==> run a <==
==> flow/design.v <==
`default_nettype none
module spm #(parameter size = 32)(
    input wire              clk, 
    input wire              rst,
    input wire              clr,
    input wire              y,
    input wire [size-1:0]   x,
    output wire             p
);
    wire[size-1:1] pp;
    wire[size-1:0] xy;
    genvar i;
    CSADD csa0 (.clk(clk), .rst(rst), .clr(clr), .x(x[0]&y), .y(pp[1]), .sum(p));
    generate 
        for(i=1; i<size-1; i=i+1) begin
            CSADD csa (.clk(clk), .rst(rst), .clr(clr), .x(x[i]&y), .y(pp[i+1]), .sum(pp[i]));
        end 
    endgenerate
    TCMP tcmp (.clk(clk), .rst(rst), .clr(clr), .a(x[size-1]&y), .s(pp[size-1]));
endmodule
module CSADD(
    input wire  clk, 
    input wire  rst,
    input wire  clr,
    input wire  x, 
    input wire  y,
    output reg  sum
);
    reg sc;
    wire hsum1, hco1;
    assign hsum1 = y ^ sc;
    assign hco1 = y & sc;
    wire hsum2, hco2;
    assign hsum2 = x ^ hsum1;
    assign hco2 = x & hsum1;
    always @(posedge clk or posedge rst) begin
        if (rst) begin
            sum <= 1'b0;
            sc <= 1'b0;
        end
        else if (clr) begin
            sum <= 1'b0;
            sc <= 1'b0;
        end
        else begin
            sum <= hsum2;
            sc <= hco1 ^ hco2;
        end
    end
endmodule
module TCMP (
    input wire  clk, 
    input wire  rst,
    input wire  clr,
    input wire  a, 
    output reg  s
);
    reg z;
    always @(posedge clk or posedge rst) begin
        if (rst) begin
            s <= 1'b0;
            z <= 1'b0;
        end
        else if (clr) begin
            s <= 1'b0;
            z <= 1'b0;
        end
        else begin
            z <= a | z;
            s <= a ^ z;
        end
    end
endmodule
`default_nettype none
module mul32 (
    input wire          clk,
    input wire          rst,
    input wire          start,
    input wire  [31:0]  mc,
    input wire  [31:0]  mp,
    output reg  [63:0]  p,
    output wire         done
);
    wire        pw;
    reg [31:0]  Y;
    reg [7:0]   cnt, ncnt;
    reg [1:0]   state, nstate;
    localparam  IDLE=0, RUNNING=1, DONE=2;
    always @(posedge clk or posedge rst)
        if(rst)
            state  <= IDLE;
        else 
            state <= nstate;
    always @*
        case(state)
            IDLE    :   if(start) nstate = RUNNING; else nstate = IDLE;
            RUNNING :   if(cnt == 64) nstate = DONE; else nstate = RUNNING; 
            DONE    :   if(start) nstate = RUNNING; else nstate = DONE;
            default :   nstate = IDLE;
        endcase
    always @(posedge clk)
        cnt <= ncnt;
    always @*
        case(state)
            IDLE    :   ncnt = 0;
            RUNNING :   ncnt = cnt + 1;
            DONE    :   ncnt = 0;
            default :   ncnt = 0;
        endcase
    always @(posedge clk or posedge rst)
        if(rst)
            Y <= 32'b0;
        else if((start == 1'b1)) 
            Y <= mp;
        else if(state==RUNNING) 
            Y <= (Y >> 1);
    always @(posedge clk) 
        if(start)
            p <= 64'b0;
        else if(state==RUNNING)
            p <= {pw, p[63:1]};
    wire y = (state==RUNNING) ? Y[0] : 1'b0;
    spm #(.size(32)) spm32(
        .clk(clk),
        .rst(rst),
        .clr(start),
        .x(mc),
        .y(y),
        .p(pw)
    );
    assign done = (state == DONE);
endmodule
`default_nettype none
module user_proj_mul32 
(
    input wb_clk_i,
    input wb_rst_i,
    input wbs_stb_i,
    input wbs_cyc_i,
    input wbs_we_i,
    input [3:0] wbs_sel_i,
    input [31:0] wbs_dat_i,
    input [31:0] wbs_adr_i,
    output reg wbs_ack_o,
    output reg [31:0] wbs_dat_o,
    output [2:0] irq
);
    reg start;
    wire done;
    wire sys_clk;
    localparam MC_OFF = 8'h00, MP_OFF = 8'h04, P0_OFF = 8'h08, P1_OFF = 8'h0C;
    reg  [31:0]         MP, MC;
    wire [63:0]         P;
    wire                valid           = wbs_stb_i & wbs_cyc_i;
    wire                we              = wbs_we_i && valid;
    wire                re              = ~wbs_we_i && valid;
    wire [3:0]          byte_wr_en      = wbs_sel_i & {4{we}}; 
    wire                we_mp_reg       = we & (wbs_adr_i[7:0] == MP_OFF);
    wire                we_mc_reg       = we & (wbs_adr_i[7:0] == MC_OFF);
    wire                re_mp_reg       = re & (wbs_adr_i[7:0] == MP_OFF);
    wire                re_mc_reg       = re & (wbs_adr_i[7:0] == MC_OFF);
    wire                re_p0_reg       = re & (wbs_adr_i[7:0] == P0_OFF);
    wire                re_p1_reg       = re & (wbs_adr_i[7:0] == P1_OFF);
    assign sys_clk = wb_clk_i;
    always @(posedge sys_clk or posedge wb_rst_i) begin  
        if(wb_rst_i)
            MC <= 32'h0;
        else if(we_mc_reg)  
            MC <= wbs_dat_i;
    end
    always @(posedge sys_clk or posedge wb_rst_i) begin  
        if(wb_rst_i)
            MP <= 32'h0;
        else if(we_mp_reg) 
            MP <= wbs_dat_i;
    end 
    always @(posedge sys_clk or posedge wb_rst_i) begin  
        if(wb_rst_i)
            wbs_ack_o <= 0;
        else
        begin
            if ((we_mc_reg || we_mp_reg || (re_p0_reg && done) || (re_p1_reg && done)))
            begin
                wbs_ack_o <=1;
            end
            else 
                wbs_ack_o <=0; 
        end
    end
    always@(posedge sys_clk or posedge wb_rst_i) begin
        if(wb_rst_i)
            wbs_dat_o <= 32'hDEADBEEF;
        else
        begin
            if (re_p0_reg)
                wbs_dat_o <= P[31:0];
            else if (re_p1_reg)
                 wbs_dat_o <= P[63:32];
            else if (re_mp_reg)
                 wbs_dat_o <= MP;
            else if (re_mc_reg)
                 wbs_dat_o <= MC;
            else
               wbs_dat_o <= 32'hDEADBEEF; 
        end
    end
    always @(posedge sys_clk) 
        start <= (we_mp_reg && wbs_ack_o) ? 1'b1 : 1'b0;
    assign irq = 3'b000;	 
    mul32 mul (
        .clk(wb_clk_i),
        .rst(wb_rst_i),
        .start(start),
        .mc(MC),
        .mp(MP),
        .p(P),
        .done(done)
    );
endmodule
==> flow/run.sh <==
#!/bin/bash
# the make line also repeats each setting of config.mk as NAME=value (left out here)
make -C /OpenROAD-flow-scripts/flow DESIGN_CONFIG=/design/flow/config.mk WORK_HOME=/design/flow/orfs CLKGATE_MAP_FILE= finish
==> flow/config.mk <==
export PLATFORM = sky130hd
export DESIGN_NAME = user_proj_mul32
export DESIGN_NICKNAME = user_proj_mul32
export VERILOG_FILES = /design/flow/design.v
export SDC_FILE = /design/flow/constraint.sdc
export NUM_CORES = 4
export LEC_CHECK = 0
export CAP_MARGIN = 10
export CELL_PAD_IN_SITES_DETAIL_PLACEMENT = 1
export CORE_ASPECT_RATIO = 0.96
export CORE_MARGIN = 3
export CORE_UTILIZATION = 40
export CTS_CLUSTER_SIZE = 87
export HOLD_SLACK_MARGIN = -0.02
export MAX_ROUTING_LAYER = met5
export MIN_ROUTING_LAYER = met2
export PLACE_DENSITY_LB_ADDON = 0.17
export SETUP_SLACK_MARGIN = 0.01
export SLEW_MARGIN = 5
export TNS_END_PERCENT = 95
==> flow/constraint.sdc <==
create_clock -name core_clock -period 4.7 [get_ports {wb_clk_i}]
set_input_delay 0.9400 -clock core_clock [delete_from_list [all_inputs] [get_ports {wb_clk_i}]]
set_output_delay 0.9400 -clock core_clock [all_outputs]
set_load 0.01 [all_outputs]
==> inputs of run b, as changes to run a <==
- CAP_MARGIN: 10 -> 20
- CELL_PAD_IN_SITES_DETAIL_PLACEMENT: 1 -> default
- CORE_ASPECT_RATIO: 0.96 -> default
- CORE_MARGIN: 3 -> 2
- CORE_UTILIZATION: 40 -> 70
- CTS_CLUSTER_SIZE: 87 -> 40
- HOLD_SLACK_MARGIN: -0.02 -> default
- MAX_ROUTING_LAYER: met5 -> default
- MIN_ROUTING_LAYER: met2 -> default
- PLACE_DENSITY_LB_ADDON: 0.17 -> default
- SETUP_SLACK_MARGIN: 0.01 -> default
- SLEW_MARGIN: 5 -> 20
- TNS_END_PERCENT: 95 -> default
==> flow/constraint.sdc (replaced) <==
create_clock -name core_clock -period 2.6 [get_ports {wb_clk_i}]
set_input_delay 0.5200 -clock core_clock [delete_from_list [all_inputs] [get_ports {wb_clk_i}]]
set_output_delay 0.5200 -clock core_clock [all_outputs]
set_load 0.01 [all_outputs]
==> qor summary <==
|  | run b | run a |
|---|---|---|
| Combinational share of power | 0.030 | 0.028 |
| Post-route cell area | 13,500 um2 | 13,600 um2 |
| Cell area after placement | 12,600 um2 | 12,600 um2 |
| Detail Placement HPWL | 15,000 um | 15,100 um |
| Source-to-sink clock delay at the later pin of the worst-skew pair | 0.52 ns | 0.55 ns |
| Run status | finished clean | finished clean |
| Maximum fanout along the worst path | 18 | 21 |
| Area grow syn2layout | 17.7% | 18.6% |
| Met3 Routed Length | 1090 um | 10,100 um |
| Final worst setup slack | 0.190 ns | 1.67 ns |
| Global routing's busiest layer | met2 | met3 |
| Maximum number of pins on one net before global-route repair | 71 | 112 |
| Count of placed standard cells including taps | 1,124 | 1,265 |

========
==> job 269 <==
RTL: the design.v shown in full above, as it stands there.
Settings: LEC_CHECK=0, ABC_AREA=1, CAP_MARGIN=30, CORE_ASPECT_RATIO=1.32, CORE_MARGIN=2, CORE_UTILIZATION=72, CTS_CLUSTER_DIAMETER=353, CTS_CLUSTER_SIZE=10, PLACE_DENSITY_LB_ADDON=0.2, SETUP_SLACK_MARGIN=0.73, SLEW_MARGIN=20; clock period 2.5 ns.
run.sh (not shown) runs the stock make flow with config.mk's settings and CLKGATE_MAP_FILE=.
==> inputs of job 4468, as changes to job 269 <==
Settings changed: ABC_AREA 1 to unset, CAP_MARGIN 30 to 20, CELL_PAD_IN_SITES_GLOBAL_PLACEMENT set to 0, CORE_ASPECT_RATIO 1.32 to unset, CTS_CLUSTER_DIAMETER 353 to 386, CTS_CLUSTER_SIZE 10 to 15, HOLD_SLACK_MARGIN set to 0.28, PLACE_DENSITY_LB_ADDON 0.2 to 0.01, SETUP_SLACK_MARGIN 0.73 to 0.72.
==> inputs of job 9381, as changes to job 269 <==
Settings changed: CAP_MARGIN 30 to 20, CORE_ASPECT_RATIO 1.32 to unset, CORE_UTILIZATION 72 to 70, CTS_CLUSTER_DIAMETER 353 to 59, CTS_CLUSTER_SIZE 10 to 15, PLACE_DENSITY_LB_ADDON 0.2 to unset, SETUP_SLACK_MARGIN 0.73 to unset.
==> flow/constraint.sdc (replaced) <==
create_clock -name core_clock -period 6.23 [get_ports {wb_clk_i}]
set_input_delay 1.2460 -clock core_clock [delete_from_list [all_inputs] [get_ports {wb_clk_i}]]
set_output_delay 1.2460 -clock core_clock [all_outputs]
set_load 0.01 [all_outputs]
==> comparison table <==
                                                                                            job 269            job 4468            job 9381
Cell area after placement                                                                 12800 um2           12800 um2           12500 um2
Number of clock buffers in the layout                                                            56                  37                  37
Clock buffers created by TritonCTS                                                               30                  21                  21
Share of total power in sequential cells                                                      50.8%               56.4%               56.8%
Worst slew pin tran                                                                        0.639 ns            0.543 ns             1.08 ns
Peak ir drop on the vdd network                                                            0.666 mV            0.653 mV            0.210 mV
Placer's final routability congestion estimate                                                0.860               0.807               0.862
Global-route wire length before repair                                                      47.6 mm             41.9 mm             43.7 mm
Post-synthesis cell count from yosys                                                           1337                 858                1337
#MultiIn Comb                                                                                   812                 523                 812
Avg Vias per Cell                                                                              6.02                6.08                5.63
Combined buffer and inverter count along the critical path                                        2                   3                   1
Via Count                                                                                      9779                7219                9009
Placeable core region                                                                     15900 um2           15700 um2           16500 um2
Comb pwr                                                                                     282 uW              268 uW              102 uW
Result of the run                                                  no timing/DRC/antenna violations  no timing/DRC/antenna violations  no timing/DRC/antenna violations
Total met3 wirelength after detailed routing                                                2.32 mm             1.53 mm             1.79 mm
WL met1                                                                                     11.4 mm             11.2 mm             11.9 mm
Synthesized chip area reported by yosys                                                   11700 um2           11400 um2           11700 um2
Met3 usage                                                                                    4.79%               5.82%               3.50%
CTS clk-pin slew, worst paths                                                               0.06 ns             0.07 ns             0.07 ns
Synth Area in Adders                                                                          5.61%               5.76%               5.61%
Clock skew after layout                                                                   0.0159 ns           0.0110 ns           0.0130 ns
Endpoint of the most critical setup path                    mul.spm32.genblk1[21].csa.sum$_DFF_PP0_  MP[29]$_DFFE_PP0P_  MP[11]$_DFFE_PP0P_

========
==> inputs of run R <==
Starts from the design.v that is shown in full above.
make LEC_CHECK=0 CAP_MARGIN=20 CORE_MARGIN=2 CORE_UTILIZATION=40 SLEW_MARGIN=20 finish   # period 4.5 ns
==> run A: changes against run R <==
- ABC_AREA: default -> 1
- CAP_MARGIN: 20 -> 30
- CORE_ASPECT_RATIO: default -> 1.31
- CORE_UTILIZATION: 40 -> 72
- PLACE_DENSITY: default -> 0.41
- SETUP_SLACK_MARGIN: default -> 0.7
==> flow/constraint.sdc (replaced) <==
create_clock -name core_clock -period 2.5 [get_ports {wb_clk_i}]
set_input_delay 0.5000 -clock core_clock [delete_from_list [all_inputs] [get_ports {wb_clk_i}]]
set_output_delay 0.5000 -clock core_clock [all_outputs]
set_load 0.01 [all_outputs]
==> run D: changes against run R <==
- CORE_UTILIZATION: 40 -> 22
- CTS_CLUSTER_DIAMETER: default -> 358
- MIN_ROUTING_LAYER: default -> met2
- PLACE_DENSITY: default -> 0.39
==> flow/constraint.sdc (replaced) <==
create_clock -name core_clock -period 10.0 [get_ports {wb_clk_i}]
set_input_delay 2.0000 -clock core_clock [delete_from_list [all_inputs] [get_ports {wb_clk_i}]]
set_output_delay 2.0000 -clock core_clock [all_outputs]
set_load 0.01 [all_outputs]
==> comparison <==
- Run R completed with no timing, DRC or antenna violations. Run A completed with no timing, DRC or antenna violations. Run D went through all stages and came out clean.
- Sequential power: run A > run R > run D.
- Of run A and run R, run A has the higher synthesized cell count (gap about 56%, measured against run R).
- Worst hold slack: run D > run R > run A.
- The die size of run D is 3.1 times that of run A.
- Register-to-register slack: run R is worse than run D (5100 ps).
- Against run R, the synthesized area of run A is larger by about 2.7%.
- The lowest final area belongs to run R, the highest to run D.
- Clock power: run A is higher than run R (66%).
- The highest sequential share of layout area belongs to run R, the lowest to run D.
- Of run R and run D, run D has the higher clock skew (gap 2.4 ps).

========
==> amber: inputs <==
Starts from the design.v that is shown in full above.
clock: 2.5 ns
lec_check: 0
cap_margin: 20
cell_pad_in_sites_global_placement: 0
core_margin: 2
core_utilization: 72
cts_cluster_diameter: 35
cts_cluster_size: 15
place_density_lb_addon: 0.01
setup_slack_margin: 0.74
slew_margin: 20
tns_end_percent: 5
==> harbor: changes against amber <==
Settings changed: ABC_AREA from default to 1, CELL_PAD_IN_SITES_GLOBAL_PLACEMENT 0 to default, CORE_UTILIZATION 72 to 69, CTS_CLUSTER_DIAMETER 35 to default, CTS_CLUSTER_SIZE 15 to default, PLACE_DENSITY_LB_ADDON 0.01 to default, SETUP_SLACK_MARGIN 0.74 to default, TNS_END_PERCENT 5 to default.
==> flow/constraint.sdc (replaced) <==
create_clock -name core_clock -period 5.89 [get_ports {wb_clk_i}]
set_input_delay 1.1780 -clock core_clock [delete_from_list [all_inputs] [get_ports {wb_clk_i}]]
set_output_delay 1.1780 -clock core_clock [all_outputs]
set_load 0.01 [all_outputs]
==> ember: changes against amber <==
Settings changed: CELL_PAD_IN_SITES_GLOBAL_PLACEMENT 0 to default, CTS_CLUSTER_DIAMETER 35 to default, CTS_CLUSTER_SIZE 15 to 74, HOLD_SLACK_MARGIN from default to -0.1, SETUP_SLACK_MARGIN 0.74 to 0.71, TNS_END_PERCENT 5 to 80.
==> flow/constraint.sdc (replaced) <==
create_clock -name core_clock -period 2.52 [get_ports {wb_clk_i}]
set_input_delay 0.5040 -clock core_clock [delete_from_list [all_inputs] [get_ports {wb_clk_i}]]
set_output_delay 0.5040 -clock core_clock [all_outputs]
set_load 0.01 [all_outputs]
==> ci_impl_report.md <==
## Implementation flow summary

| Metric | Value |
|---|---|
| Sequential power share | `44.1%` |
| Bufs w/o clock | `approximately 120` |
| Largest non-sequential cell family by area | `multiplexers` |
| GRT met1 Usage | `about 44%` |
| Core Util at FP | `72.8%` |
| Synthesis-to-finish area growth | `22.3%` |
| RSZ-0062 raised after global routing | `yes` |
| AO/OA Area Share | `under 10%` |
| Adders+Majority by Area | `5.76%` |
| Status | `complete, no violations` |
| Critical Path RT | `2.88 ns` |
(the above is from amber)
==> ci_impl_report.md <==
## Implementation flow summary

| Metric | Value |
|---|---|
| Adders+Majority by Area | `approximately 5.6%` |
| # clk buffers | `34` |
| GRT met1 Usage | `roughly half` |
| Sink Count | `approximately 270` |
| Tool warnings | `about 59` |
| Status | `complete, no violations` |
| Largest non-sequential cell family by area | `simple AND/OR/NAND/NOR gates` |
| Synthesis-to-finish area growth | `14.4%` |
| AO/OA Area Share | `about a tenth` |
| Height of the die | `approximately 130 um` |
| Cells after Synth | `roughly 1,300` |
| Bufs w/o clock | `between 80 and 90` |
| Core Util at FP | `between 70% and 80%` |
| Critical Path RT | `6.28 ns` |
(the above is from harbor)
==> ci_impl_report.md <==
## Implementation flow summary

| Metric | Value |
|---|---|
| Bufs w/o clock | `around 150` |
| Core Util at FP | `72.8%` |
| Synthesis-to-finish area growth | `24.0%` |
| Sequential power share | `50.7%` |
| RSZ-0062 raised after global routing | `yes` |
| Status | `complete, no violations` |
| Largest non-sequential cell family by area | `multiplexers` |
| Critical Path RT | `between 2 and 3 ns` |
| Adders+Majority by Area | `under 10%` |
| AO/OA Area Share | `1.93%` |
(the above is from ember)
Power figures rest on the tool's default switching activity, not on a simulated workload.
